### design.v
`timescale 1ns / 1ps
`default_nettype none
module Debounce(
    input wire btn, 
    input wire clk, 
    output reg led
    );
    reg [15:0] counter;  
    wire TC;  
    always @(posedge clk) begin
        if(~btn) begin
            counter <= 0;  
        end
        else begin
            counter <= counter + 1; 
        end
    end
    assign TC = (counter == 65534);  
    always @(posedge clk) begin
        if(~btn) begin
            led <= 0;  
        end
        else if (TC) begin
            led <= 1;  
        end
        else
            led <= led;  
    end
endmodule
`timescale 1ns / 1ps
module edge_generator(input wire clk, input wire rst, input wire signal, output reg out);  
    reg sig_p; 
    always @(posedge clk) begin
        if(rst == 1) begin
            out <= 0;
            sig_p <= 0;
        end else 
        begin
            if((sig_p != signal) && (signal)) begin
                out <= 1; 
            end 
            else out <= 0; 
            sig_p <= signal;
        end
    end
endmodule
`default_nettype none
`timescale 1ns / 1ps
module cla_adder(input wire [3:0] A, input wire [3:0] B, input wire CI, output wire CO, output wire [3:0] SUM);
    wire [3:0] propegated, generated;
    wire [3:0] carries;
    assign carries[0] = CI;
    assign propegated = A ^ B; 
    assign generated = A & B;
    assign carries[1] = generated[0] | (propegated[0] & carries[0]);
    assign carries[2] = generated[1] | (propegated[1] & carries[1]);
    assign carries[3] = generated[2] | (propegated[2] & carries[2]);
    assign CO = generated[3] | (propegated[3] & carries[3]);
    genvar i;
    generate 
        for (i = 0; i < 4; i = i + 1) begin
            FA a(.A(A[i]), .B(B[i]), .CI(carries[i]), .SUM(SUM[i]));
        end
    endgenerate
endmodule 
module FA(input wire A, input wire B, input wire CI, output wire CO, output wire SUM);
    assign CO = (A & B) | (CI & (A ^ B)); 
    assign SUM = A ^ B ^ CI; 
endmodule
`timescale 1ns / 1ps
`default_nettype none
module combo_mult(input wire [3:0] a, input wire [3:0] b, output wire [7:0] res);
    wire [7:0] m [3:0];
    genvar i; 
    generate 
        for(i = 0; i < 4; i = i + 1) begin
            assign m[i] = (a[i] != 0) ? ({{4'b0}, b} << i) : 8'b0;
        end
    endgenerate
    assign res = m[0] + m[1] + m[2] + m[3];
endmodule
`timescale 1ns / 1ps
`default_nettype none
module Calculator(
    input wire [3:0] a, 
    input wire [3:0] b,
    input wire [2:0] op,
    output reg [7:0] out
);
    parameter AND = 3'b000;
    parameter OR = 3'b001;
    parameter NOT = 3'b010;
    parameter XOR = 3'b011;
    parameter ADD = 3'b100;
    parameter SUB = 3'b101;
    parameter MULT = 3'b110;
    parameter DIV = 3'b111; 
    wire adder_co;
    wire [3:0] SUM;
    wire [7:0] PRODUCT;
    wire [3:0] B_adder;
    wire CI;
    assign B_adder = (op == ADD) ? b : 
                     (op == SUB) ? ~b :
                     0; 
    assign CI = (op == SUB) ? 1 : 0; 
    cla_adder ADDER(.A(a),.B(B_adder), .CI(CI), .CO(adder_co), .SUM(SUM));
    combo_mult MULTI(.a(a), .b(b), .res(PRODUCT));
    always @(*) begin
        case(op)
            AND: begin
                out <= {{4{1'b0}}, a&b};
            end
            OR: begin
                out <= {{4{1'b0}}, a|b};
            end
            NOT: begin
                out <= {{4{1'b1}}, ~a};
            end
            XOR: begin
                out <= {{4{1'b0}}, a ^ b};
            end
            ADD: begin
                out <= {{3{1'b0}}, adder_co, SUM};
            end
            SUB: begin
                if (a < b) begin
                    out <= {{4{1'b1}}, SUM};
                end
                else out <= {{4{1'b0}}, SUM};
            end
            MULT: begin
                out <= PRODUCT;
            end
            DIV: begin
                out <= (b == 4'd0) ? 8'hFF : a/b;
            end
        endcase
   end
endmodule 
`timescale 1ns / 1ps
module val_bcd(
    input wire clk,  
    input wire reset, 
    input wire en, 
    input wire [11:0] count, 
    output reg [15:0] BCD,
    output reg rdy
    );
    parameter IDLE = 0; 
    parameter SHIFT = 1;
    parameter ADD = 2;
    reg [11:0] count_p;  
    reg [3:0] shift_idx;  
    reg [1:0] state;  
    reg [15:0] BCD_temp;  
    always @(posedge clk or posedge reset) begin
        if(reset) begin
            BCD <= 0;
            rdy <= 0; 
            shift_idx <= 0; 
            count_p <= 0; 
            state <= IDLE;
        end
        else begin
            case(state)
                IDLE : begin  
                    if(en) begin  
                        BCD <= 0;  
                        count_p <= count;  
                        shift_idx <= 0;  
                        state <= SHIFT;  
                    end 
                    else state <= IDLE;  
                    rdy <= 0;  
                end
                SHIFT : begin  
                    BCD <= {BCD[14:0], count_p[11 - shift_idx]};  
                    shift_idx <= shift_idx + 1;  
                    state <= ADD;  
                    rdy <= 0;  
                end
                ADD : begin  
                    if(shift_idx == 12) begin
                        rdy <= 1;     
                        state <= IDLE;   
                    end
                    else begin  
                        BCD <= {(BCD[15:12] >= 5) ? BCD[15:12] + 4'd3 : BCD[15:12], 
                            (BCD[11:8] >= 5) ? BCD[11:8] + 4'd3 : BCD[11:8],
                            (BCD[7:4] >= 5) ? BCD[7:4] + 4'd3 : BCD[7:4],
                            (BCD[3:0] >= 5) ? BCD[3:0] + 4'd3 : BCD[3:0]}; 
                        state <= SHIFT;  
                        rdy <= 0;  
                    end
                end
            endcase             
        end
    end
endmodule
`timescale 1ns / 1ps
`default_nettype none
module bcd_seg(
    input wire [3:0] BCD, 
    output reg [7:0] s
);
    always @(*) begin
        case(BCD)
            0: s = 8'b0000_0011; 
            1: s = 8'b1001_1111;
            2: s = 8'b0010_0101;
            3: s = 8'b0000_1101;
            4: s = 8'b1001_1001;
            5: s = 8'b0100_1001;
            6: s = 8'b0100_0001;
            7: s = 8'b0001_1111;
            8: s = 8'b0000_0001;
            9: s = 8'b0000_1001;
            10: s = 8'b1111_1101; 
            default s = 8'b1111_1111;
        endcase
end
endmodule
`timescale 1ns / 1ps
`default_nettype none
module op_seg(
    input wire [2:0] OP, 
    output reg [31:0] s
);
    always @(*) begin
        case(OP)
            0: s = 32'b1111_1111_0001_0001_1101_0101_1000_0101;  
            1: s = 32'b1111_1111_1111_1111_0000_0011_1111_0101;  
            2: s = 32'b1111_1111_1101_0101_1100_0101_1110_0001;  
            3: s = 32'b1111_1111_1001_0001_0000_0011_1111_0101;  
            4: s = 32'b1111_1111_0001_0001_1000_0101_1000_0101;  
            5: s = 32'b1111_1111_0100_1001_1100_0111_1100_0001;  
            6: s = 32'b0011_0011_0001_1011_1110_0011_1110_0001;  
            7: s = 32'b1111_1111_1000_0101_1001_1111_1000_0011;  
            default s = 32'b1111_1111_1111_1111_1111_1111_1111_1111;
        endcase
    end
endmodule
`timescale 1ns / 1ps
`default_nettype none
module Multi_Driver(
    input wire clk, 
    input wire rst, 
    input wire [31:0] segValues,
    output reg [3:0] an,
    output reg [7:0] seg
    );
    parameter DELAY = 4095; 
    reg [11:0] count;  
    always @(posedge clk) begin
        if(count < (DELAY / 4)) begin
            an <= 4'b1110;
            seg <= segValues[7:0];
        end
        else if (count < (DELAY / 2)) begin
            an <= 4'b1101;
            seg <= segValues[15:8];
        end
        else if (count < ((3 * DELAY) / 4)) begin
            an <= 4'b1011;
            seg <= segValues[23:16];
        end
        else begin
            an <= 4'b0111;
            seg <= segValues[31:24];
        end
        if (rst) count <= 0;
        else count <= count + 1; 
    end
endmodule
`timescale 1ns / 1ps
`default_nettype none
module Calculator_top(
    input wire [3:0] a, 
    input wire [3:0] b,
    input wire clk, 
    input wire rst, 
    input wire enter, 
    input wire back,
    input wire up, 
    input wire down,
    output wire [3:0] an, 
    output wire [7:0] seg,
    output reg bin_ind
);
    reg [2:0] op; 
    wire [7:0] calculator_result;  
    reg [31:0] display_value;  
    reg convert_value_enable;  
    wire up_d; wire down_d; wire enter_d; wire back_d; wire rst_d;  
    Debounce dd(.btn(down), .clk(clk), .led(down_d));
    Debounce ud(.btn(up), .clk(clk), .led(up_d));
    Debounce ed(.btn(enter), .clk(clk), .led(enter_d));
    Debounce bd(.btn(back), .clk(clk), .led(back_d));
    Debounce rd(.btn(rst), .clk(clk), .led(rst_d)); 
    Calculator calc(.a(a), .b(b), .op(op), .out(calculator_result));
    wire [15:0] BCD_result; 
    reg [11:0] value_to_convert; 
    wire bcd_val_rdy; 
    val_bcd VAL(.clk(clk), .reset(rst_d), .en(convert_value_enable), .count(value_to_convert), .rdy(bcd_val_rdy), .BCD(BCD_result));
    wire [31:0] BCD_seg;
    reg [31:0] BCD_seg_buffer;
    bcd_seg A(.BCD(BCD_result[15:12]),.s(BCD_seg[31:24]));
    bcd_seg B(.BCD(BCD_result[11:8]),.s(BCD_seg[23:16]));
    bcd_seg C(.BCD(BCD_result[7:4]),.s(BCD_seg[15:8]));
    bcd_seg D(.BCD(BCD_result[3:0]),.s(BCD_seg[7:0]));
    wire [31:0] op_seg;
    op_seg OPS(.OP(op), .s(op_seg)); 
    parameter DISP_ZEROS = 32'b0000_0011_0000_0011_0000_0011_0000_0011;
    Multi_Driver md(.segValues(display_value), .clk(clk), .rst(rst_d), .an(an), .seg(seg));
    parameter IDLE = 0;  
    parameter VALUE_SET = 1;
    parameter CONV = 2;  
    parameter RES = 3;  
    parameter OP = 4;  
    reg [1:0] result_neg; 
    reg [2:0] cs;  
    reg [2:0] ns;  
    always @(posedge clk) begin
        if(op < 4) begin  
            value_to_convert <= (1000 * calculator_result[3]) + (100 * calculator_result[2]) + (10 * calculator_result[1]) + (calculator_result[0]);
        end 
        else if(op == 5) begin  
             if(calculator_result[7]) begin  
                 result_neg[0] <= 1; 
                 value_to_convert <= {{8{1'b0}}, ((~calculator_result) + 1) & 4'b1111};  
                 if((((~calculator_result) + 1) & 4'b1111) >= 10) result_neg[1] <= 1;
                 else result_neg[1] <= 0; 
             end
             else value_to_convert <= {{4{1'b0}}, calculator_result}; 
        end 
        else begin
            value_to_convert <= {{4{1'b0}}, calculator_result}; 
        end
        if(rst_d == 1) begin
            op <= 0; 
            convert_value_enable <= 0; 
            ns <= IDLE;
            result_neg <= 0;
            display_value <= DISP_ZEROS;
        end
        else begin
            case (cs)
                IDLE: begin
                    display_value <= DISP_ZEROS; 
                    op <= 0;
                    if(ENTER) begin
                        ns <= CONV;
                    end
                    else if (UP | DOWN) begin
                        ns <= OP;
                        op <= 0; 
                    end
                end
                CONV: begin
                    if(op >= 5) begin
                        bin_ind <= 0; 
                    end else begin
                        bin_ind <= 1; 
                    end
                    display_value <= op_seg; 
                    convert_value_enable <= 1; 
                    if(bcd_val_rdy) begin
                        ns <= RES;
                        convert_value_enable <= 0;
                        if(result_neg[0]) begin  
                            if(result_neg[1]) begin
                                BCD_seg_buffer <= {16'b1111_1111_1111_1101, BCD_seg[15:0]};  
                            end else begin
                                BCD_seg_buffer <= {24'b1111_1111_1111_1111_1111_1101, BCD_seg[7:0]};  
                            end
                            result_neg <= 2'b0; 
                        end else begin
                            BCD_seg_buffer <= BCD_seg;
                        end
                    end
                    else ns <= CONV; 
                end
                RES: begin
                    result_neg <= 2'b0;
                    display_value <= BCD_seg_buffer; 
                    if (BACK) begin
                        ns <= IDLE;
                    end
                    else if (ENTER) begin
                        ns <= CONV;
                    end
                    else if (UP | DOWN) begin
                        ns <= OP;
                        op <= 0;
                    end
                    else ns <= RES;
                end
                OP: begin
                    result_neg <= 2'b0;
                    display_value <= op_seg; 
                    if (ENTER) begin
                        ns <= CONV;
                    end
                    else if(BACK) begin
                        ns <= RES;
                    end else begin
                        ns <= OP; 
                    end
                    if(UP) begin
                        op <= op + 1;
                    end
                    else if(DOWN) begin
                        op <= op - 1;
                    end
                end
            endcase 
        end
    end
    wire DOWN; wire UP; wire BACK; wire ENTER;
    edge_generator de(.clk(clk), .rst(rst_d), .signal(down_d), .out(DOWN));
    edge_generator ue(.clk(clk), .rst(rst_d), .signal(back_d), .out(BACK));
    edge_generator be(.clk(clk), .rst(rst_d), .signal(up_d), .out(UP));
    edge_generator ee(.clk(clk), .rst(rst_d), .signal(enter_d), .out(ENTER));
    always @(negedge clk) begin
        if(rst_d) begin
            cs <= IDLE; 
        end
        else begin
            cs <= ns; 
        end
    end
endmodule
### constraint.sdc
create_clock -name core_clock -period 13.6 [get_ports {clk}]
set_input_delay 2.7200 -clock core_clock [delete_from_list [all_inputs] [get_ports {clk}]]
set_output_delay 2.7200 -clock core_clock [all_outputs]
set_load 0.01 [all_outputs]
### run.sh
#!/bin/bash
# the make line also repeats each setting of config.mk as NAME=value (left out here)
make -C /OpenROAD-flow-scripts/flow DESIGN_CONFIG=/design/flow/config.mk WORK_HOME=/design/flow/orfs CLKGATE_MAP_FILE= finish
### config.mk
export PLATFORM = sky130hd
export DESIGN_NAME = Calculator_top
export DESIGN_NICKNAME = Calculator_top
export VERILOG_FILES = /design/flow/design.v
export SDC_FILE = /design/flow/constraint.sdc
export NUM_CORES = 4
export LEC_CHECK = 0
export ABC_AREA = 0
export CAP_MARGIN = 20
export CELL_PAD_IN_SITES_GLOBAL_PLACEMENT = 1
export CORE_MARGIN = 3
export CORE_UTILIZATION = 15
export CTS_CLUSTER_SIZE = 68
export GPL_TIMING_DRIVEN = 0
export PLACE_DENSITY_LB_ADDON = 0.17
export SLEW_MARGIN = 20
==> results.tsv, run 1 <==
stage	metric	value	unit
logic_synthesis	synthAoiAreaFrac	0.180	
timing	fin_ws	0.928	ns
timing	fin_crit	12.67	ns
routing	drtPass1Iterations	4	
final_layout	nets	1697	
floorplanning	rows	109	
logic_synthesis	yosysWarnings	9	
grt	grt_use_total	0.0809	
cts	cts_hold_buf	0	
pwr	p_clk	829	µW
logic_synthesis	ys_sh_simple	0.193	
setup_path	regToRegStartpoint	cs[1]	
min_path	min-delay-start	de.sig_p	
timing	clock_skew	0.0387	ns
setup_path	rr_worst_depth	6	
pwr	seq_power	766	µW
setup_path	path_max_fanout	10	
setup_path	critPathTopFamily	AND-OR/OR-AND gates	
floorplanning	ioPinCount	27	
logic_synthesis	top_area_cell	dfxtp_1	
logic_synthesis	syn_inst	1500	
grt	grt.overflow.total	0	
job	drv_cap	0	
min_path	hold_end	de.out	
pwr	pwr_density_cell	111	mW/mm²
routing	drt_wl_total	38000	µm
pwr	p_seq_frac	0.425	
floorplanning	die_area	0.0931	mm²
cts	numCtsBuffers	31	
timing	rsz0062_at_grt	false	
routing	diodes	0	
logic_synthesis	synth_area	0.0134	mm²
floorplanning	fp.dieH	305	µm
pwr	power_leader	clock	
timing	fmax	0.0789	GHz
placement	pre_cts_slack	-1.13	ns
grt	grt_max_degree	29	
routing	num_vias	10700	
pwr	p_int	1.34	mW
placement	hpwlAfterDp	28300	µm
routing	vias_per_cell	3.86	
routing	drtIter0Drc	390	
grt	antenna_found_initial	0	
logic_synthesis	ys_cells	1500	
setup_path	crit_path_end_kind	register	
cts	clk_pin_slew	0.06	ns
placement	portBuffers	25	
timing	fin_crit_sh	0.932	
setup_path	crit_top_cell	ha_1	
cts	clk_latency	0.61	ns
logic_synthesis	top_area_frac	0.276	
logic_synthesis	synth.distinct_cells	81	
logic_synthesis	top_logic_kind	simple AND/OR/NAND/NOR gates	
floorplanning	initial_core_util	0.152	
setup_path	reg2reg_to	op_seg[22]	
cts	clockRootBuffer	clkbuf_16	
cts	cts_max_level	1	
floorplanning	core-area	0.0885	mm²
grt	first_global_vias	10800	
floorplanning	die_width	305	µm
setup_path	critical_path.startpoint	b[0]	
setup_path	critPathKind	primary input to register	
pwr	swShare	0.255	
setup_path	crit_required	14.04	ns
setup_path	cpMaxStageDelayCell	or3_2	
logic_synthesis	top_cells_by_area	dfxtp_1 28%, ha_1 9.8%, edfxtp_1 6.5%	
pwr	comb_power_share	0.115	
logic_synthesis	muxShareOfSynthArea	0.0185	
pwr	peakVddDrop	0.103	mV
setup_path	arrival	13.11	ns
min_path	holdPathStages	1	
grt	grt_first_pass_wirelength	61200	µm
logic_synthesis	xor_share	0.0535	
logic_synthesis	adder_share	0.111	
logic_synthesis	async_flop_share	0.137	
timing	drv_slew	0	
timing	slew-limit-headroom	0.305	
timing	timing.hold.ws	0.377	ns
setup_path	slowest_delay	0.45	ns
setup_path	reg2reg_slack	3.90	ns
setup_path	cp.depth	48	
logic_synthesis	synth_chip_area	0.0134	mm²
final_layout	syn_to_final_growth	21.1	%
setup_path	worst-path-buf-inv	5	
timing	worst_slew_pin_slew	1.04	ns
routing	wl_per_cell	13.8	µm
routing	drtAntennaViolNets	0	
logic_synthesis	yosys-top-cells-count	185 x dfxtp_1, 131 x nor2_1, 118 x nand2_1	
cts	cts_sinks	248	
placement	gp_congestion	0.741	
cts	clockBufferDepth	3	
setup_path	critPathCapture	result_neg[1]	
timing	setup_violations	0	
logic_synthesis	edf_count	29	
routing	drc_errors	0	
min_path	hp-class	register to register	
setup_path	critPathLaunchType	primary input	
logic_synthesis	numSynthFlops	248	
pwr	p_sw	459	µW
timing	hold_viol	0	
logic_synthesis	synth_seq_share	0.404	
pwr	clkPwrFrac	0.460	
logic_synthesis	avgSynthCellArea	8.95	µm²
cts	cts_tree	done	
pwr	p_leak	6.18	nW
logic_synthesis	synth_top_flop_cell	dfxtp_1	
job	warning_count	75	
logic_synthesis	most_common_cell	dfxtp_1	
outcome	status	timing/DRC/antenna clean	
pwr	p_comb	208	µW
final_layout	final_util	0.184	
layout make-up:
type                            instances  area [µm²]
Fill cell                            9803       72300
Clock inverter                         13         125
Multi-Input combinational cell       1122        7510
Sequential cell                       248        5430
Timing Repair Buffer                   31         308
Tap cell                             1165        1460
Inverter                               81         315
Buffer                                 51         204
Clock buffer                           47         907
routing by layer:
layer / up-vias / wire length (µm) / global-route usage
li1: 5410 / - / -
met1: 5080 / 19200 / 0.113
met2: 137 / 17100 / 0.132
met3: 31 / 1140 / 0.0106
met4: 0 / 561 / 0.0186
met5: - / 0 / 0
repair_timing:
item | in CTS | in global routing
setup endpoints to repair | 4 | 5
resized | 3 | 10
buffers inserted | 1 | 4
gates cloned | 0 | 0
metrics by stage:
step | area, µm² | total power, mW | std cells | setup TNS [ns]
floorplan | 13400 | 0.932 | 1503 | 0
global placement | 15100 | 0.993 | 2693 | -3.76
detailed placement | 15200 | 0.993 | 2694 | -3.76
CTS | 16200 | 1.85 | 2754 | 0
global route | 16300 | 1.91 | 2758 | 0
finish | 16300 | 1.80 | 2758 | 0
==> inputs of run 2 (changes only) <==
- ABC_AREA: 0 -> 1
- CAP_MARGIN: 20 -> 40
- CELL_PAD_IN_SITES_GLOBAL_PLACEMENT: 1 -> unset
- CORE_MARGIN: 3 -> 2
- CORE_UTILIZATION: 15 -> 72
- CTS_CLUSTER_SIZE: 68 -> 73
- GPL_ROUTABILITY_DRIVEN: unset -> 1
- GPL_TIMING_DRIVEN: 0 -> unset
- MIN_ROUTING_LAYER: unset -> met1
- PLACE_DENSITY: unset -> 0.35
- PLACE_DENSITY_LB_ADDON: 0.17 -> unset
- SETUP_SLACK_MARGIN: unset -> 1.61
- clock period: 13.6 -> 8.13 ns (I/O delays scaled with it)
==> results.tsv, run 2 <==
stage	metric	value	unit
outcome	status	failed layout checks	
outcome	check.faults	negative setup slack	
timing	rsz0062_at_grt	true	
setup_path	slowest_delay	0.30	ns
pwr	fin_total_pwr	5.27	mW
timing	setup_violations	6	
logic_synthesis	synth_area	0.0132	mm²
setup_path	critical_path.startpoint	b[1]	
grt	first_global_vias	12300	
setup_path	worst-path-buf-inv	11	
floorplanning	ioPinCount	27	
setup_path	cpMaxStageDelayCell	o211ai_4	
pwr	seq_power	1.58	mW
pwr	p_sw	2.08	mW
timing	clock_skew	0.0570	ns
job	warning_count	80	
cts	cts_max_level	1	
pwr	p_leak	7.13	nW
pwr	p_comb	2.54	mW
pwr	pwr_density_cell	327	mW/mm²
logic_synthesis	most_common_cell	nand2_1	
logic_synthesis	edf_count	29	
routing	drtPass1Iterations	8	
setup_path	critPathLaunchType	primary input	
min_path	hold_end	ee.out	
grt	grt_max_degree	50	
pwr	p_seq_frac	0.299	
timing	slew-limit-headroom	0.232	
logic_synthesis	synth_top_flop_cell	dfxtp_1	
timing	fin_crit	9.81	ns
pwr	p_int	3.19	mW
routing	num_vias	13300	
pwr	power_leader	combinational logic	
floorplanning	fp.dieH	139	µm
setup_path	cp.depth	61	
timing	setup_tns	-7.77	ns
placement	portBuffers	25	
timing	fin_crit_sh	1.21	
logic_synthesis	synthAoiAreaFrac	0.149	
logic_synthesis	yosys-top-cells-count	342 x nand2_1, 230 x inv_1, 185 x dfxtp_1	
logic_synthesis	muxShareOfSynthArea	0.00428	
timing	fmax	0.102	GHz
logic_synthesis	ys_cells	1704	
floorplanning	initial_core_util	0.732	
timing	worst_slew_pin_slew	1.12	ns
cts	clk_pin_slew	0.06	ns
final_layout	final_cells	2117	
setup_path	arrival	10.27	ns
placement	dp.cells	2008	
routing	drtIter0Drc	1723	
grt	grt_first_pass_wirelength	57700	µm
pwr	swShare	0.394	
min_path	hp-class	register to register	
setup_path	reg2reg_slack	1.64	ns
logic_synthesis	adder_share	0.114	
setup_path	crit_path_end_kind	register	
logic_synthesis	numSynthFlops	248	
grt	grt.overflow.total	0	
setup_path	path_max_fanout	6	
cts	clockRootBuffer	clkbuf_16	
logic_synthesis	ys_sh_simple	0.224	
cts	numCtsBuffers	25	
placement	gp_congestion	0.912	
logic_synthesis	synth_seq_share	0.412	
cts	clockBufferDepth	3	
logic_synthesis	yosysWarnings	9	
min_path	holdPathStages	1	
cts	clk_latency	0.58	ns
floorplanning	rows	49	
grt	antenna_found_initial	2	
cts	cts_tree	done	
cts	cts_sinks	248	
logic_synthesis	synth_chip_area	0.0132	mm²
floorplanning	die_area	0.0194	mm²
placement	hpwlAfterDp	21800	µm
logic_synthesis	synth.distinct_cells	56	
setup_path	rr_worst_depth	12	
logic_synthesis	async_flop_share	0.137	
pwr	comb_power_share	0.483	
logic_synthesis	syn_inst	1704	
setup_path	reg2reg_to	op_seg[23]	
logic_synthesis	top_cells_by_area	dfxtp_1 28%, ha_1 10%, nand2_1 9.8%	
pwr	clkPwrFrac	0.218	
setup_path	critPathKind	primary input to register	
setup_path	crit_required	8.59	ns
pwr	p_clk	1.15	mW
setup_path	critPathTopFamily	simple AND/OR/NAND/NOR gates	
final_layout	nets	1997	
routing	vias_per_cell	6.26	
logic_synthesis	top_area_frac	0.282	
logic_synthesis	xor_share	0.0180	
routing	drtAntennaViolNets	0	
pwr	peakVddDrop	0.341	mV
routing	wl_per_cell	19.2	µm
logic_synthesis	top_logic_kind	simple AND/OR/NAND/NOR gates	
job	drv_cap	0	
timing	fin_ws	-1.68	ns
timing	hold_viol	0	
routing	drt_wl_total	40600	µm
timing	drv_slew	0	
final_layout	final_util	0.896	
routing	diodes	0	
floorplanning	die_width	139	µm
grt	grt_use_total	0.357	
logic_synthesis	avgSynthCellArea	7.72	µm²
setup_path	regToRegStartpoint	cs[1]	
logic_synthesis	top_area_cell	dfxtp_1	
placement	pre_cts_slack	-1.79	ns
routing	drc_errors	0	
final_layout	syn_to_final_growth	22.3	%
floorplanning	core-area	0.0180	mm²
min_path	min-delay-start	ee.sig_p	
setup_path	critPathCapture	result_neg[1]	
-- run 2: layout make-up --
type / instances / area, µm²
Multi-Input combinational cell: 1186 / 7250
Timing Repair Buffer: 164 / 1380
Sequential cell: 248 / 5430
Clock inverter: 9 / 78.8
Clock buffer: 40 / 753
Timing Repair inverter: 1 / 5.00
Tap cell: 229 / 287
Fill cell: 839 / 1870
Inverter: 240 / 911
-- run 2: per-stage QoR --
| stage | hold slack, ns | cell area [µm²] |
|---|---|---|
| detailed placement | 0.387 | 14300 |
| finish | 0.397 | 16100 |
| floorplan | 0.373 | 13300 |
| global placement | 0.377 | 14300 |
| CTS | 0.399 | 15700 |
| global route | 0.401 | 16100 |
-- run 2: per-layer routing --
layer	vias up	routed length [µm]	track usage
li1	5959	-	-
met1	6004	14500	0.417
met2	938	18900	0.615
met3	362	3780	0.0618
met4	0	3490	0.216
met5	-	0	0
-- run 2: repair_timing --
action,4_1_cts,5_1_grt
setup buffers,43,16
setup endpoints to repair,28,38
hold buffers,0,0
pin swaps,32,50
resized,48,78
gates cloned,1,1
==> inputs of run 3 (changes only) <==
- CAP_MARGIN: 40 -> 10
- CORE_UTILIZATION: 72 -> 37
- CTS_CLUSTER_SIZE: 73 -> 91
- GPL_ROUTABILITY_DRIVEN: 1 -> 0
- MIN_ROUTING_LAYER: met1 -> unset
- PLACE_DENSITY: 0.35 -> unset
- PLACE_DENSITY_LB_ADDON: unset -> 0.13
- SETUP_SLACK_MARGIN: 1.61 -> 3.63
- clock period: 8.13 -> 17.1 ns (I/O delays scaled with it)
==> results.tsv, run 3 <==
stage	metric	value	unit
logic_synthesis	yosys-top-cells-count	342 x nand2_1, 230 x inv_1, 185 x dfxtp_1	
pwr	swShare	0.367	
setup_path	critical_path.startpoint	b[1]	
pwr	fin_total_pwr	2.09	mW
placement	postPlaceCellArea	0.0139	mm²
pwr	pwr_density_cell	140	mW/mm²
cts	clk_pin_slew	0.06	ns
floorplanning	fp.dieH	193	µm
routing	wl_per_cell	13.1	µm
routing	drt_wl_total	29200	µm
setup_path	critPathCapture	result_neg[1]	
pwr	clkPwrFrac	0.296	
timing	rsz0062_at_grt	false	
timing	setup_violations	0	
cts	cts_sinks	248	
logic_synthesis	synth_seq_share	0.412	
cts	cts_max_level	1	
min_path	hp-class	register to register	
setup_path	reg2reg_slack	5.53	ns
logic_synthesis	top_cells_by_area	dfxtp_1 28%, ha_1 10%, nand2_1 9.8%	
min_path	min-delay-start	de.sig_p	
timing	hold_viol	0	
floorplanning	initial_core_util	0.373	
floorplanning	rows	69	
routing	drtPass1Iterations	5	
logic_synthesis	yosysWarnings	9	
setup_path	critPathLaunchType	primary input	
logic_synthesis	synth_area	0.0132	mm²
setup_path	cp.depth	61	
pwr	p_int	1.32	mW
timing	setup_tns	0	ns
timing	clock_skew	0.0475	ns
timing	worst_slew_pin_slew	0.750	ns
setup_path	reg2reg_to	op_seg[14]	
logic_synthesis	top_area_frac	0.282	
logic_synthesis	synthAoiAreaFrac	0.149	
logic_synthesis	most_common_cell	nand2_1	
setup_path	crit_top_cell	nand2_1	
setup_path	crit_path_end_kind	register	
final_layout	nets	1868	
routing	drtIter0Drc	509	
logic_synthesis	top_area_cell	dfxtp_1	
logic_synthesis	async_flop_share	0.137	
job	warning_count	75	
routing	num_vias	10900	
logic_synthesis	avgSynthCellArea	7.72	µm²
floorplanning	core-area	0.0353	mm²
timing	fin_crit	12.26	ns
logic_synthesis	synth_chip_area	0.0132	mm²
setup_path	regToRegStartpoint	cs[2]	
pwr	p_clk	619	µW
pwr	seq_power	744	µW
logic_synthesis	muxShareOfSynthArea	0.00428	
pwr	comb_power_share	0.348	
setup_path	worst-path-buf-inv	9	
logic_synthesis	synth.distinct_cells	56	
setup_path	crit_required	17.58	ns
setup_path	slowest_delay	0.63	ns
timing	drv_slew	0	
logic_synthesis	adder_share	0.114	
cts	numCtsBuffers	29	
logic_synthesis	ys_sh_simple	0.224	
routing	vias_per_cell	4.88	
cts	cts_hold_buf	0	
setup_path	arrival	12.75	ns
cts	clk_latency	0.59	ns
timing	slew-limit-headroom	0.487	
grt	grt.overflow.total	0	
outcome	status	timing/DRC/antenna clean	
job	drv_cap	0	
logic_synthesis	xor_share	0.0180	
final_layout	fin_area	0.0149	mm²
cts	clockRootBuffer	clkbuf_16	
routing	drtAntennaViolNets	0	
grt	antenna_found_initial	0	
timing	fmax	0.0815	GHz
pwr	p_sw	767	µW
grt	grt_max_degree	50	
final_layout	fillers	3594	
min_path	holdPathStages	1	
routing	drc_errors	0	
pwr	power_leader	registers	
setup_path	critPathTopFamily	simple AND/OR/NAND/NOR gates	
logic_synthesis	edf_count	29	
pwr	p_seq_frac	0.356	
placement	portBuffers	25	
logic_synthesis	top_logic_kind	simple AND/OR/NAND/NOR gates	
logic_synthesis	synth_top_flop_cell	dfxtp_1	
logic_synthesis	ys_cells	1704	
setup_path	rr_worst_depth	12	
min_path	hold_end	de.out	
grt	grt_use_total	0.163	
pwr	p_leak	6.52	nW
floorplanning	die_area	0.0371	mm²
cts	cts_tree	done	
routing	diodes	0	
cts	clockBufferDepth	3	
grt	first_global_vias	10500	
grt	grt_first_pass_wirelength	50200	µm
final_layout	syn_to_final_growth	13.6	%
floorplanning	ioPinCount	27	
logic_synthesis	numSynthFlops	248	
setup_path	critPathKind	primary input to register	
logic_synthesis	syn_inst	1704	
timing	timing.hold.ws	0.384	ns
pwr	peakVddDrop	0.0848	mV
setup_path	cpMaxStageDelayCell	clkdlybuf4s50_1	
timing	fin_crit_sh	0.717	
pwr	p_comb	727	µW
setup_path	path_max_fanout	8	
floorplanning	die_width	193	µm
placement	hpwlAfterDp	21400	µm
==> run 3: stage by stage <==
stage	setup slack [ns]	utilization	instances
after floorplan	5.50	-	1707
after global placement	4.40	0.394	2166
after detailed placement	3.98	0.394	2166
after CTS	4.55	0.422	2222
after global routing	3.72	0.423	2224
final	4.84	0.423	2224
==> run 3: metal layers <==
layer	GRT usage	up-vias	part of all wire
met4	0.0449	0	0.021
met3	0.0202	48	0.034
met5	0	-	0
met1	0.222	4927	0.49
li1	-	5710	-
met2	0.272	175	0.45
==> run 3: layout make-up <==
class | count | area [µm²] | share of cell area
Inverter | 240 | 905 | 0.0605
Clock inverter | 17 | 106 | 0.00712
Clock buffer | 40 | 892 | 0.0597
Sequential cell | 248 | 5430 | 0.363
Tap cell | 461 | 577 | 0.0386
Timing Repair Buffer | 32 | 305 | 0.0204
Multi-Input combinational cell | 1186 | 6730 | 0.450
==> run 3: repair_timing <==
action	in CTS	in global routing
setup buffers	0	2
setup endpoints to repair	0	3
gates resized	0	4
==> inputs of run 4 (changes only) <==
- ABC_AREA: 1 -> unset
- CAP_MARGIN: 10 -> 15
- CORE_UTILIZATION: 37 -> 72
- CTS_CLUSTER_SIZE: 91 -> 32
- MIN_ROUTING_LAYER: unset -> met1
- PLACE_DENSITY_LB_ADDON: 0.13 -> 0.0
- SETUP_SLACK_MARGIN: 3.63 -> 2.5
- clock period: 17.1 -> 8.61 ns (I/O delays scaled with it)
==> results.tsv, run 4 <==
stage	metric	value	unit
outcome	status	failed layout checks	
outcome	check.faults	negative setup slack	
logic_synthesis	top_logic_kind	simple AND/OR/NAND/NOR gates	
pwr	p_seq_frac	0.381	
setup_path	rr_worst_depth	12	
logic_synthesis	numSynthFlops	248	
routing	drt_wl_total	49300	µm
pwr	comb_power_share	0.214	
setup_path	regToRegStartpoint	cs[2]	
setup_path	critPathKind	primary input to register	
logic_synthesis	muxShareOfSynthArea	0.0185	
timing	fin_crit	10.04	ns
floorplanning	ioPinCount	27	
final_layout	syn_to_final_growth	24.1	%
min_path	hp-class	register to register	
logic_synthesis	yosysWarnings	9	
timing	drv_slew	0	
pwr	p_clk	1.29	mW
placement	pre_cts_slack	-1.78	ns
final_layout	final_util	0.918	
min_path	holdPathStages	1	
min_path	min-delay-start	ue.sig_p	
logic_synthesis	async_flop_share	0.137	
logic_synthesis	synth.distinct_cells	81	
pwr	power_leader	clock	
routing	drtPass1Iterations	12	
logic_synthesis	yosys-top-cells-count	185 x dfxtp_1, 131 x nor2_1, 118 x nand2_1	
timing	fin_ws	-1.43	ns
logic_synthesis	top_area_frac	0.276	
routing	drc_errors	0	
cts	clk_pin_slew	0.07	ns
final_layout	nets	1780	
floorplanning	core-area	0.0181	mm²
logic_synthesis	ys_cells	1500	
timing	hold_viol	0	
cts	clk_latency	0.63	ns
cts	clockBufferDepth	3	
setup_path	critical_path.startpoint	b[0]	
logic_synthesis	adder_share	0.111	
logic_synthesis	avgSynthCellArea	8.95	µm²
logic_synthesis	ys_sh_simple	0.193	
pwr	p_int	2.30	mW
routing	vias_per_cell	7.26	
floorplanning	fp.dieH	141	µm
timing	fin_crit_sh	1.17	
pwr	p_leak	6.87	nW
placement	hpwlAfterDp	21400	µm
logic_synthesis	top_area_cell	dfxtp_1	
pwr	p_comb	684	µW
timing	fmax	0.0996	GHz
timing	worst_slew_pin_slew	1.03	ns
cts	cts_hold_buf	0	
floorplanning	rows	49	
setup_path	cpMaxStageDelayCell	or3_4	
grt	grt_first_pass_wirelength	63300	µm
cts	cts_max_level	1	
pwr	swShare	0.282	
logic_synthesis	xor_share	0.0535	
cts	cts_tree	done	
pwr	peakVddDrop	0.215	mV
pwr	seq_power	1.22	mW
timing	clock_skew	0.0882	ns
pwr	p_sw	900	µW
setup_path	crit_required	9.07	ns
routing	drtIter0Drc	2352	
grt	antenna_found_initial	1	
cts	numCtsBuffers	26	
setup_path	critPathCapture	value_to_convert[3]	
job	warning_count	78	
grt	grt.overflow.total	0	
setup_path	reg2reg_slack	1.93	ns
routing	wl_per_cell	26.0	µm
pwr	pwr_density_cell	192	mW/mm²
routing	diodes	0	
grt	grt_max_degree	40	
routing	num_vias	13800	
min_path	hold_end	ue.out	
job	drv_cap	0	
pwr	clkPwrFrac	0.405	
logic_synthesis	top_cells_by_area	dfxtp_1 28%, ha_1 9.8%, edfxtp_1 6.5%	
setup_path	slowest_delay	0.41	ns
floorplanning	die_width	141	µm
setup_path	crit_path_end_kind	register	
logic_synthesis	edf_count	29	
timing	slew-limit-headroom	0.308	
logic_synthesis	synth_area	0.0134	mm²
timing	rsz0062_at_grt	true	
setup_path	cp.depth	49	
placement	portBuffers	25	
grt	grt_use_total	0.395	
logic_synthesis	synth_chip_area	0.0134	mm²
cts	clockRootBuffer	clkbuf_16	
routing	drtAntennaViolNets	0	
logic_synthesis	synth_seq_share	0.404	
setup_path	arrival	10.50	ns
logic_synthesis	syn_inst	1500	
setup_path	worst-path-buf-inv	7	
cts	cts_sinks	248	
grt	first_global_vias	12600	
setup_path	reg2reg_to	op_seg[12]	
logic_synthesis	synth_top_flop_cell	dfxtp_1	
floorplanning	initial_core_util	0.740	
setup_path	path_max_fanout	5	
setup_path	critPathLaunchType	primary input	
setup_path	critPathTopFamily	AND-OR/OR-AND gates	
logic_synthesis	most_common_cell	dfxtp_1	
logic_synthesis	synthAoiAreaFrac	0.180	
floorplanning	die_area	0.0197	mm²
timing	setup_violations	5	
final_layout	fillers	648	
run 4: through the flow:
stage	hold slack, ns	TNS (ns)	std cells	area [µm²]	power, mW
finish	0.399	-6.05	1900	16700	3.20
floorplan	0.367	-4.58	1503	13700	1.50
detailed placement	0.375	-7.78	1778	14600	1.67
global placement	0.371	-5.80	1778	14600	1.64
global route	0.392	-6.75	1900	16700	3.25
CTS	0.388	-1.79	1873	16200	2.99
run 4: routing by layer:
| layer | vias to the layer above | share of wire | global-route usage |
|---|---|---|---|
| met5 | - | 0.00024 | 0 |
| met4 | 2 | 0.11 | 0.234 |
| met3 | 569 | 0.12 | 0.0735 |
| met2 | 1347 | 0.44 | 0.683 |
| met1 | 6288 | 0.32 | 0.459 |
| li1 | 5587 | - | - |
run 4: layout make-up:
type | instances | area, µm² | share of cell area
Timing Repair Buffer | 168 | 1440 | 0.0862
Multi-Input combinational cell | 1124 | 8200 | 0.492
Tap cell | 229 | 287 | 0.0172
Clock inverter | 17 | 263 | 0.0158
Inverter | 81 | 330 | 0.0198
Clock buffer | 33 | 707 | 0.0424
Sequential cell | 248 | 5440 | 0.326
run 4: timing repair:
| action | CTS | global route |
|---|---|---|
| gates resized | 88 | 59 |
| endpoints found under the setup margin | 93 | 84 |
| pin swaps | 53 | 36 |
| buffers inserted | 43 | 27 |
| cloned | 3 | 0 |
==> inputs of run 5 (changes only) <==
- ABC_AREA: unset -> 1
- CAP_MARGIN: 15 -> 40
- CTS_CLUSTER_SIZE: 32 -> 14
- GPL_ROUTABILITY_DRIVEN: 0 -> 1
- PLACE_DENSITY_LB_ADDON: 0.0 -> 0.11
- SETUP_SLACK_MARGIN: 2.5 -> unset
- clock period: 8.61 -> 8.13 ns (I/O delays scaled with it)
==> results.tsv, run 5 <==
stage	metric	value	unit
timing	clock_skew	0.0536	ns
logic_synthesis	top_area_frac	0.282	
pwr	p_comb	2.08	mW
timing	worst_slew_pin_slew	0.734	ns
outcome	status	failed layout checks	
cts	clockBufferDepth	3	
setup_path	critPathTopFamily	simple AND/OR/NAND/NOR gates	
pwr	power_leader	combinational logic	
timing	setup_violations	6	
min_path	hold_end	ee.out	
placement	pre_cts_slack	-1.61	ns
placement	hpwlAfterDp	22000	µm
pwr	p_seq_frac	0.327	
pwr	p_leak	6.99	nW
job	drv_cap	0	
setup_path	regToRegStartpoint	cs[1]	
pwr	swShare	0.379	
setup_path	slowest_delay	0.30	ns
setup_path	reg2reg_to	op_seg[22]	
cts	clk_latency	0.57	ns
logic_synthesis	edf_count	29	
placement	postPlaceCellArea	0.0143	mm²
logic_synthesis	top_cells_by_area	dfxtp_1 28%, ha_1 10%, nand2_1 9.8%	
timing	fin_ws	-1.02	ns
cts	cts_sinks	248	
setup_path	path_max_fanout	6	
setup_path	crit_path_end_kind	register	
pwr	pwr_density_cell	304	mW/mm²
logic_synthesis	yosys-top-cells-count	342 x nand2_1, 230 x inv_1, 185 x dfxtp_1	
pwr	seq_power	1.56	mW
routing	drtPass1Iterations	7	
setup_path	critical_path.startpoint	b[1]	
final_layout	fillers	955	
outcome	check.faults	negative setup slack	
timing	rsz0062_at_grt	true	
logic_synthesis	ys_sh_simple	0.224	
placement	gp_congestion	0.932	
logic_synthesis	synth_area	0.0132	mm²
final_layout	fin_area	0.0157	mm²
setup_path	critPathLaunchType	primary input	
pwr	clkPwrFrac	0.238	
placement	portBuffers	25	
logic_synthesis	yosysWarnings	9	
logic_synthesis	syn_inst	1704	
logic_synthesis	top_area_cell	dfxtp_1	
cts	cts_max_level	1	
floorplanning	rows	49	
pwr	comb_power_share	0.435	
setup_path	rr_worst_depth	11	
min_path	min-delay-start	ee.sig_p	
grt	antenna_found_initial	0	
logic_synthesis	synth_seq_share	0.412	
setup_path	crit_top_cell	nand2_1	
routing	drt_wl_total	34800	µm
logic_synthesis	adder_share	0.114	
floorplanning	die_width	139	µm
pwr	peakVddDrop	0.279	mV
floorplanning	fp.dieH	139	µm
grt	grt_max_degree	36	
logic_synthesis	avgSynthCellArea	7.72	µm²
cts	clockRootBuffer	clkbuf_16	
setup_path	crit_required	8.60	ns
timing	slew-limit-headroom	0.506	
setup_path	critPathCapture	result_neg[1]	
grt	grt.overflow.total	0	
logic_synthesis	muxShareOfSynthArea	0.00428	
routing	diodes	0	
logic_synthesis	synth.distinct_cells	56	
job	warning_count	78	
setup_path	critPathKind	primary input to register	
routing	wl_per_cell	16.7	µm
routing	drtIter0Drc	1018	
logic_synthesis	xor_share	0.0180	
logic_synthesis	synth_top_flop_cell	dfxtp_1	
timing	fin_crit_sh	1.13	
setup_path	worst-path-buf-inv	8	
pwr	p_clk	1.14	mW
pwr	p_sw	1.81	mW
min_path	hp-class	register to register	
final_layout	nets	1966	
grt	grt_use_total	0.322	
floorplanning	initial_core_util	0.732	
min_path	holdPathStages	1	
routing	drtAntennaViolNets	0	
pwr	fin_total_pwr	4.78	mW
logic_synthesis	top_logic_kind	simple AND/OR/NAND/NOR gates	
floorplanning	die_area	0.0194	mm²
logic_synthesis	numSynthFlops	248	
floorplanning	ioPinCount	27	
setup_path	cp.depth	62	
logic_synthesis	ys_cells	1704	
placement	dp.cells	2007	
routing	vias_per_cell	5.94	
grt	first_global_vias	11600	
final_layout	final_cells	2086	
pwr	p_int	2.97	mW
setup_path	reg2reg_slack	1.28	ns
setup_path	arrival	9.62	ns
setup_path	cpMaxStageDelayCell	ha_4	
timing	drv_slew	0	
cts	numCtsBuffers	25	
timing	fin_crit	9.15	ns
floorplanning	core-area	0.0180	mm²
timing	timing.hold.ws	0.390	ns
logic_synthesis	async_flop_share	0.137	
timing	fmax	0.109	GHz
final_layout	syn_to_final_growth	19.5	%
logic_synthesis	most_common_cell	nand2_1	
grt	grt_first_pass_wirelength	52700	µm
cts	cts_tree	done	
routing	num_vias	12400	
routing	drc_errors	0	
timing	hold_viol	0	
logic_synthesis	synth_chip_area	0.0132	mm²
cts	clk_pin_slew	0.06	ns
logic_synthesis	synthAoiAreaFrac	0.149	
[run 5: metal layers]
metal | GRT usage | vias up | wire length, µm
met2 | 0.588 | 579 | 17000
li1 | - | 5914 | -
met3 | 0.0477 | 189 | 2230
met5 | 0 | - | 0
met1 | 0.380 | 5707 | 13600
met4 | 0.129 | 0 | 1970
[run 5: what timing repair did]
item                                    in CTS  in global routing
hold buffers                                 0                  0
buffers inserted                            22                  9
pin swaps                                   48                 48
endpoints found under the hold margin        0                  0
endpoints found under the setup margin       6                  6
resized                                     44                 40
[run 5: final cells by class]
class	count	area [µm²]	area share
clock buffers	31	658	0.0418
clock inverters	18	160	0.0102
inverters	240	912	0.0580
multi-input cells	1186	7170	0.456
flip-flops and latches	248	5430	0.345
well taps	229	287	0.0182
repair buffers	134	1110	0.0706
[run 5: metrics by stage]
| step | utilization | setup TNS, ns |
|---|---|---|
| after floorplan | - | -2.80 |
| after global placement | 0.794 | -5.51 |
| after detailed placement | 0.797 | -7.89 |
| after CTS | 0.860 | -1.19 |
| after global routing | 0.876 | -6.29 |
| final | 0.876 | -4.39 |
==> inputs of run 6 (changes only) <==
- CAP_MARGIN: 40 -> 20
- CTS_CLUSTER_DIAMETER: unset -> 347
- CTS_CLUSTER_SIZE: 14 -> 10
- GPL_ROUTABILITY_DRIVEN: 1 -> unset
- MIN_ROUTING_LAYER: met1 -> unset
- PLACE_DENSITY: unset -> 0.89
- PLACE_DENSITY_LB_ADDON: 0.11 -> unset
- clock period: 8.13 -> 6.41 ns (I/O delays scaled with it)
==> results.tsv, run 6 <==
stage	metric	value	unit
logic_synthesis	yosys-top-cells-count	342 x nand2_1, 230 x inv_1, 185 x dfxtp_1	
cts	cts_hold_buf	0	
setup_path	cpMaxStageDelayCell	ha_1	
routing	drt_wl_total	45800	µm
setup_path	critical_path.startpoint	b[1]	
placement	hpwlAfterDp	21700	µm
pwr	comb_power_share	0.502	
logic_synthesis	synthAoiAreaFrac	0.149	
logic_synthesis	syn_inst	1704	
floorplanning	fp.dieH	139	µm
timing	slew-limit-headroom	-0.376	
floorplanning	initial_core_util	0.732	
min_path	holdPathStages	1	
logic_synthesis	avgSynthCellArea	7.72	µm²
job	drv_cap	1	
placement	postPlaceCellArea	0.0143	mm²
setup_path	crit_path_end_kind	register	
timing	worst_slew_pin_slew	2.01	ns
job	warning_count	78	
cts	cts_max_level	1	
pwr	power_leader	combinational logic	
pwr	p_comb	3.49	mW
routing	drtAntennaViolNets	0	
min_path	hold_end	ee.out	
pwr	p_sw	2.90	mW
final_layout	fin_area	0.0161	mm²
logic_synthesis	most_common_cell	nand2_1	
timing	setup_violations	11	
min_path	hp-class	register to register	
final_layout	final_cells	2134	
timing	fin_ws	-3.64	ns
logic_synthesis	synth_seq_share	0.412	
routing	wl_per_cell	21.5	µm
logic_synthesis	async_flop_share	0.137	
logic_synthesis	synth_area	0.0132	mm²
setup_path	path_max_fanout	7	
setup_path	slowest_delay	0.40	ns
timing	clock_skew	0.0613	ns
setup_path	rr_worst_depth	19	
routing	vias_per_cell	6.57	
grt	first_global_vias	12200	
floorplanning	rows	49	
outcome	status	failed layout checks	
timing	fmax	0.0995	GHz
floorplanning	core-area	0.0180	mm²
pwr	pwr_density_cell	431	mW/mm²
grt	use_met2	0.612	
setup_path	regToRegStartpoint	op[2]	
min_path	min-delay-start	ee.sig_p	
logic_synthesis	synth_chip_area	0.0132	mm²
cts	clockBufferDepth	3	
logic_synthesis	numSynthFlops	248	
setup_path	reg2reg_to	value_to_convert[3]	
placement	gp_congestion	0.918	
grt	grt_max_degree	50	
logic_synthesis	ys_cells	1704	
setup_path	crit_top_cell	nand2_1	
grt	grt.busiest_layer	met2	
pwr	p_clk	1.47	mW
logic_synthesis	top_cells_by_area	dfxtp_1 28%, ha_1 10%, nand2_1 9.8%	
grt	groute.layer.met3.usage	0.0466	
cts	clk_latency	0.61	ns
placement	portBuffers	25	
final_layout	syn_to_final_growth	22.6	%
setup_path	arrival	10.53	ns
cts	cts_sinks	248	
setup_path	worst-path-buf-inv	9	
cts	clk_pin_slew	0.06	ns
logic_synthesis	xor_share	0.0180	
logic_synthesis	top_area_frac	0.282	
grt	grt_use_total	0.339	
pwr	p_int	4.05	mW
routing	drtIter0Drc	2333	
pwr	swShare	0.417	
setup_path	cp.depth	62	
grt	use_met1	0.394	
grt	antenna_found_initial	8	
pwr	peakVddDrop	0.404	mV
setup_path	critPathCapture	result_neg[1]	
logic_synthesis	synth.distinct_cells	56	
logic_synthesis	edf_count	29	
logic_synthesis	ys_sh_simple	0.224	
pwr	clkPwrFrac	0.211	
setup_path	critPathLaunchType	primary input	
setup_path	critPathKind	primary input to register	
setup_path	reg2reg_slack	0.09	ns
floorplanning	die_area	0.0194	mm²
cts	numCtsBuffers	28	
floorplanning	die_width	139	µm
cts	cts_tree	done	
routing	drc_errors	0	
routing	drtPass1Iterations	13	
pwr	p_leak	7.17	nW
logic_synthesis	top_area_cell	dfxtp_1	
grt	grt_first_pass_wirelength	55200	µm
logic_synthesis	yosysWarnings	9	
grt	grt.overflow.total	0	
timing	fin_crit_sh	1.57	
cts	clockRootBuffer	clkbuf_16	
timing	hold_viol	0	
routing	num_vias	14000	
pwr	p_seq_frac	0.287	
logic_synthesis	synth_top_flop_cell	dfxtp_1	
timing	drv_slew	2	
setup_path	crit_required	6.89	ns
placement	dp.cells	2014	
floorplanning	ioPinCount	27	
final_layout	nets	2013	
setup_path	critPathTopFamily	simple AND/OR/NAND/NOR gates	
outcome	check.faults	max-capacitance violations, max-slew violations, negative setup slack	
timing	rsz0062_at_grt	true	
pwr	seq_power	1.99	mW
logic_synthesis	top_logic_kind	simple AND/OR/NAND/NOR gates	
timing	setup_tns	-30.97	ns
logic_synthesis	adder_share	0.114	
timing	fin_crit	10.05	ns
logic_synthesis	muxShareOfSynthArea	0.00428	
run 6: what timing repair did:
| action | in CTS | in global routing |
|---|---|---|
| setup endpoints to repair | 11 | 11 |
| gates cloned | 0 | 0 |
| buffers inserted | 38 | 30 |
| pin swaps | 45 | 48 |
| resized | 45 | 74 |
run 6: through the flow:
step	hold slack, ns	total power [mW]	utilization	worst slack [ns]
after floorplan	0.373	3.45	-	-2.17
after global placement	0.377	4.14	0.799	-2.58
after detailed placement	0.377	4.26	0.799	-3.03
after CTS	0.384	5.92	0.867	-1.80
after global routing	0.415	7.14	0.897	-3.90
final	0.392	6.95	0.898	-3.64
run 6: final cells by class:
| type | instances | area (µm²) |
|---|---|---|
| antenna | 4 | 10.0 |
| sequential | 248 | 5430 |
| clock inverter | 5 | 45.0 |
| multi-input combinational | 1186 | 7200 |
| tap | 229 | 287 |
| fill | 756 | 1840 |
| clock buffer | 44 | 761 |
| timing repair buffer | 178 | 1480 |
| inverter | 240 | 915 |
run 6: per-layer routing:
layer,up-vias,share of wire
met4,8,0.099
met2,1169,0.45
met1,6348,0.33
li1,6004,-
met3,496,0.12
met5,-,0.0028
==> inputs of run 7 (changes only) <==
- ABC_AREA: 1 -> unset
- CELL_PAD_IN_SITES_GLOBAL_PLACEMENT: unset -> 1
- CORE_UTILIZATION: 72 -> 24
- CTS_CLUSTER_DIAMETER: 347 -> unset
- CTS_CLUSTER_SIZE: 10 -> 84
- GPL_TIMING_DRIVEN: unset -> 0
- MAX_ROUTING_LAYER: unset -> met4
- PLACE_DENSITY: 0.89 -> unset
- PLACE_DENSITY_LB_ADDON: unset -> 0.1
- SETUP_SLACK_MARGIN: unset -> 0.85
- SLEW_MARGIN: 20 -> 40
- clock period: 6.41 -> 13.3 ns (I/O delays scaled with it)
==> results.tsv, run 7 <==
stage	metric	value	unit
cts	clockRootBuffer	clkbuf_16	
setup_path	slowest_delay	0.46	ns
setup_path	crit_top_cell	ha_1	
pwr	swShare	0.254	
logic_synthesis	adder_share	0.111	
logic_synthesis	synth_top_flop_cell	dfxtp_1	
grt	grt.busiest_layer	met2	
setup_path	crit_path_end_kind	register	
timing	rsz0062_at_grt	false	
floorplanning	core-area	0.0552	mm²
logic_synthesis	synth.distinct_cells	81	
logic_synthesis	top_cells_by_area	dfxtp_1 28%, ha_1 9.8%, edfxtp_1 6.5%	
outcome	status	timing/DRC/antenna clean	
logic_synthesis	synth_chip_area	0.0134	mm²
setup_path	worst-path-buf-inv	5	
cts	clockBufferDepth	3	
setup_path	critPathTopFamily	AND-OR/OR-AND gates	
cts	cts_sinks	248	
pwr	power_leader	clock	
setup_path	arrival	12.22	ns
logic_synthesis	synthAoiAreaFrac	0.180	
grt	antenna_found_initial	0	
min_path	hold_end	ue.out	
logic_synthesis	edf_count	29	
min_path	hp-class	register to register	
timing	setup_tns	0	ns
setup_path	critPathLaunchType	primary input	
logic_synthesis	ys_cells	1500	
setup_path	critPathCapture	result_neg[1]	
logic_synthesis	xor_share	0.0535	
setup_path	cpMaxStageDelayCell	or3_2	
timing	fin_crit_sh	0.890	
placement	portBuffers	25	
setup_path	cp.depth	49	
logic_synthesis	muxShareOfSynthArea	0.0185	
timing	fmax	0.0845	GHz
routing	drtIter0Drc	403	
floorplanning	ioPinCount	27	
logic_synthesis	most_common_cell	dfxtp_1	
pwr	seq_power	783	µW
grt	use_met2	0.216	
cts	cts_hold_buf	0	
logic_synthesis	synth_seq_share	0.404	
logic_synthesis	top_area_frac	0.276	
grt	grt.overflow.total	0	
placement	postPlaceCellArea	0.0147	mm²
setup_path	critPathKind	primary input to register	
routing	drtPass1Iterations	4	
pwr	fin_total_pwr	1.89	mW
setup_path	reg2reg_slack	3.93	ns
routing	drtAntennaViolNets	0	
grt	grt_max_degree	35	
floorplanning	rows	86	
cts	clk_latency	0.58	ns
pwr	clkPwrFrac	0.469	
setup_path	reg2reg_to	op_seg[22]	
grt	groute.layer.met3.usage	0.0183	
placement	gp_congestion	0.784	
job	drv_cap	0	
final_layout	final_util	0.288	
grt	grt_use_total	0.135	
routing	wl_per_cell	15.7	µm
timing	fin_ws	1.47	ns
logic_synthesis	async_flop_share	0.137	
floorplanning	die_width	240	µm
logic_synthesis	numSynthFlops	248	
timing	setup_violations	0	
routing	drc_errors	0	
min_path	holdPathStages	1	
timing	hold_viol	0	
pwr	p_clk	888	µW
final_layout	fin_area	0.0159	mm²
logic_synthesis	syn_inst	1500	
routing	num_vias	10700	
setup_path	crit_required	13.69	ns
setup_path	regToRegStartpoint	cs[1]	
pwr	p_sw	480	µW
final_layout	syn_to_final_growth	18.4	%
pwr	p_leak	6.22	nW
cts	cts_max_level	2	
placement	dp.cells	2277	
logic_synthesis	avgSynthCellArea	8.95	µm²
placement	pre_cts_slack	-1.27	ns
pwr	peakVddDrop	0.0779	mV
placement	hpwlAfterDp	26800	µm
timing	drv_slew	0	
timing	clock_skew	0.0679	ns
grt	grt_first_pass_wirelength	59700	µm
final_layout	nets	1707	
pwr	p_seq_frac	0.414	
routing	drt_wl_total	36800	µm
final_layout	final_cells	2349	
logic_synthesis	ys_sh_simple	0.193	
min_path	min-delay-start	ue.sig_p	
logic_synthesis	yosysWarnings	9	
timing	fin_crit	11.83	ns
cts	cts_tree	done	
pwr	pwr_density_cell	119	mW/mm²
grt	first_global_vias	10900	
logic_synthesis	yosys-top-cells-count	185 x dfxtp_1, 131 x nor2_1, 118 x nand2_1	
timing	worst_slew_pin_slew	0.704	ns
logic_synthesis	synth_area	0.0134	mm²
logic_synthesis	top_logic_kind	simple AND/OR/NAND/NOR gates	
setup_path	rr_worst_depth	6	
floorplanning	fp.dieH	240	µm
floorplanning	die_area	0.0578	mm²
cts	numCtsBuffers	34	
setup_path	critical_path.startpoint	b[0]	
grt	use_met1	0.175	
routing	diodes	0	
job	warning_count	75	
timing	slew-limit-headroom	0.529	
cts	clk_pin_slew	0.05	ns
logic_synthesis	top_area_cell	dfxtp_1	
timing	timing.hold.ws	0.380	ns
pwr	comb_power_share	0.117	
pwr	p_int	1.41	mW
floorplanning	initial_core_util	0.243	
pwr	p_comb	221	µW
routing	vias_per_cell	4.54	
setup_path	path_max_fanout	10	
final_layout	fillers	5904	
run 7: layout make-up:
type                            instances  area, µm²  area share
Tap cell                              748        936      0.0589
Buffer                                 51        204      0.0128
Inverter                               81        318      0.0200
Clock inverter                         12       80.1     0.00504
Sequential cell                       248       5430       0.342
Clock buffer                           49       1000      0.0630
Timing Repair Buffer                   37        347      0.0218
Multi-Input combinational cell       1123       7570       0.477
run 7: per-layer routing:
metal  wire, µm  vias to the layer above
met2      16900                      119
met4        879                        0
met3       1000                       53
met5          0                        -
met1      18100                     5063
li1           -                     5439
run 7: repair_timing:
item                                    in CTS  in global routing
pin swaps                                    0                  4
resized                                     19                 11
setup buffers                                3                  8
gates cloned                                 0                  1
endpoints found under the setup margin       5                  4
endpoints found under the hold margin        0                  0
==> inputs of run 8 (changes only) <==
- CELL_PAD_IN_SITES_GLOBAL_PLACEMENT: 1 -> unset
- CORE_UTILIZATION: 24 -> 72
- CTS_CLUSTER_DIAMETER: unset -> 94
- CTS_CLUSTER_SIZE: 84 -> unset
- GPL_TIMING_DRIVEN: 0 -> unset
- MAX_ROUTING_LAYER: met4 -> unset
- PLACE_DENSITY_LB_ADDON: 0.1 -> unset
- SETUP_SLACK_MARGIN: 0.85 -> unset
- SLEW_MARGIN: 40 -> 20
- clock period: 13.3 -> 8.8 ns (I/O delays scaled with it)
==> results.tsv, run 8 <==
stage	metric	value	unit
pwr	power_leader	registers	
floorplanning	rows	49	
placement	hpwlAfterDp	21000	µm
logic_synthesis	most_common_cell	dfxtp_1	
setup_path	critPathLaunchType	primary input	
setup_path	crit_top_cell	buf_4	
pwr	pwr_density_cell	182	mW/mm²
min_path	holdPathStages	1	
timing	setup_violations	5	
setup_path	reg2reg_to	op_seg[17]	
cts	numCtsBuffers	26	
min_path	hold_end	be.out	
timing	fin_crit_sh	1.09	
timing	timing.hold.ws	0.388	ns
logic_synthesis	top_area_cell	dfxtp_1	
job	warning_count	80	
pwr	p_seq_frac	0.414	
final_layout	fin_area	0.0158	mm²
cts	clk_pin_slew	0.06	ns
setup_path	path_max_fanout	5	
job	drv_cap	0	
routing	drc_errors	0	
routing	num_vias	11600	
setup_path	arrival	9.99	ns
pwr	fin_total_pwr	2.87	mW
routing	vias_per_cell	6.22	
placement	pre_cts_slack	-1.68	ns
cts	cts_hold_buf	0	
grt	grt.overflow.total	0	
logic_synthesis	numSynthFlops	248	
setup_path	critPathCapture	result_neg[1]	
min_path	hp-class	register to register	
routing	diodes	0	
timing	fin_ws	-0.808	ns
routing	drtAntennaViolNets	0	
setup_path	crit_path_end_kind	register	
pwr	comb_power_share	0.206	
cts	clockRootBuffer	clkbuf_16	
floorplanning	initial_core_util	0.740	
logic_synthesis	synthAoiAreaFrac	0.180	
final_layout	syn_to_final_growth	17.6	%
timing	fmax	0.104	GHz
setup_path	slowest_delay	0.43	ns
placement	postPlaceCellArea	0.0145	mm²
routing	drtPass1Iterations	5	
floorplanning	die_width	141	µm
grt	antenna_found_initial	0	
logic_synthesis	synth_seq_share	0.404	
grt	grt_use_total	0.322	
logic_synthesis	ys_cells	1500	
timing	slew-limit-headroom	0.317	
pwr	p_comb	591	µW
logic_synthesis	ys_sh_simple	0.193	
pwr	p_clk	1.09	mW
floorplanning	core-area	0.0181	mm²
setup_path	crit_required	9.18	ns
pwr	p_sw	752	µW
setup_path	cpMaxStageDelayCell	a2111o_1	
timing	rsz0062_at_grt	true	
logic_synthesis	synth_area	0.0134	mm²
setup_path	critPathKind	primary input to register	
cts	cts_tree	done	
logic_synthesis	synth_top_flop_cell	dfxtp_1	
logic_synthesis	xor_share	0.0535	
logic_synthesis	yosysWarnings	9	
pwr	clkPwrFrac	0.380	
setup_path	critPathTopFamily	AND-OR/OR-AND gates	
logic_synthesis	syn_inst	1500	
pwr	seq_power	1.19	mW
routing	drtIter0Drc	968	
outcome	status	failed layout checks	
logic_synthesis	synth.distinct_cells	81	
setup_path	regToRegStartpoint	cs[0]	
grt	first_global_vias	11400	
logic_synthesis	edf_count	29	
timing	worst_slew_pin_slew	1.02	ns
logic_synthesis	async_flop_share	0.137	
setup_path	worst-path-buf-inv	16	
logic_synthesis	avgSynthCellArea	8.95	µm²
cts	cts_sinks	248	
grt	grt_first_pass_wirelength	53100	µm
logic_synthesis	synth_chip_area	0.0134	mm²
floorplanning	fp.dieH	141	µm
timing	fin_crit	9.61	ns
final_layout	nets	1745	
logic_synthesis	adder_share	0.111	
logic_synthesis	top_area_frac	0.276	
pwr	swShare	0.262	
timing	drv_slew	0	
pwr	p_leak	6.52	nW
pwr	peakVddDrop	0.151	mV
floorplanning	ioPinCount	27	
setup_path	reg2reg_slack	1.25	ns
floorplanning	die_area	0.0197	mm²
cts	cts_max_level	1	
timing	setup_tns	-3.01	ns
routing	drt_wl_total	32600	µm
logic_synthesis	top_cells_by_area	dfxtp_1 28%, ha_1 9.8%, edfxtp_1 6.5%	
placement	gp_congestion	0.932	
grt	grt_max_degree	48	
routing	wl_per_cell	17.5	µm
cts	clockBufferDepth	3	
timing	clock_skew	0.0812	ns
timing	hold_viol	0	
setup_path	critical_path.startpoint	b[0]	
pwr	p_int	2.11	mW
min_path	min-delay-start	be.sig_p	
logic_synthesis	muxShareOfSynthArea	0.0185	
placement	portBuffers	25	
logic_synthesis	yosys-top-cells-count	185 x dfxtp_1, 131 x nor2_1, 118 x nand2_1	
cts	clk_latency	0.60	ns
logic_synthesis	top_logic_kind	simple AND/OR/NAND/NOR gates	
setup_path	cp.depth	49	
outcome	check.faults	negative setup slack	
setup_path	rr_worst_depth	10	
-- run 8: through the flow --
step	std cells	utilization
finish	1866	0.869
global route	1866	0.869
CTS	1859	0.862
detailed placement	1777	0.798
global placement	1777	0.798
floorplan	1503	-
-- run 8: cell type report --
type                            count  area (µm²)
Clock buffer                       33         698
Clock inverter                     18         169
Fill cell                         974        2370
Inverter                           81         315
Multi-Input combinational cell   1122        7790
Sequential cell                   248        5430
Tap cell                          229         287
Timing Repair Buffer              135        1090
-- run 8: routing by layer --
| metal | wire length [µm] | vias to the layer above | track usage | part of all wire |
|---|---|---|---|---|
| met5 | 0 | - | 0 | 0 |
| met4 | 1340 | 0 | 0.139 | 0.041 |
| met3 | 1890 | 117 | 0.0421 | 0.058 |
| met2 | 16300 | 460 | 0.579 | 0.50 |
| met1 | 13000 | 5502 | 0.387 | 0.40 |
| li1 | - | 5530 | - | - |
-- run 8: timing repair --
action	in CTS	in global routing
setup buffers	32	7
resized	29	15
hold endpoints to repair	0	0
endpoints found under the setup margin	5	5
pin swaps	33	18
Power and IR drop assume default switching activity.
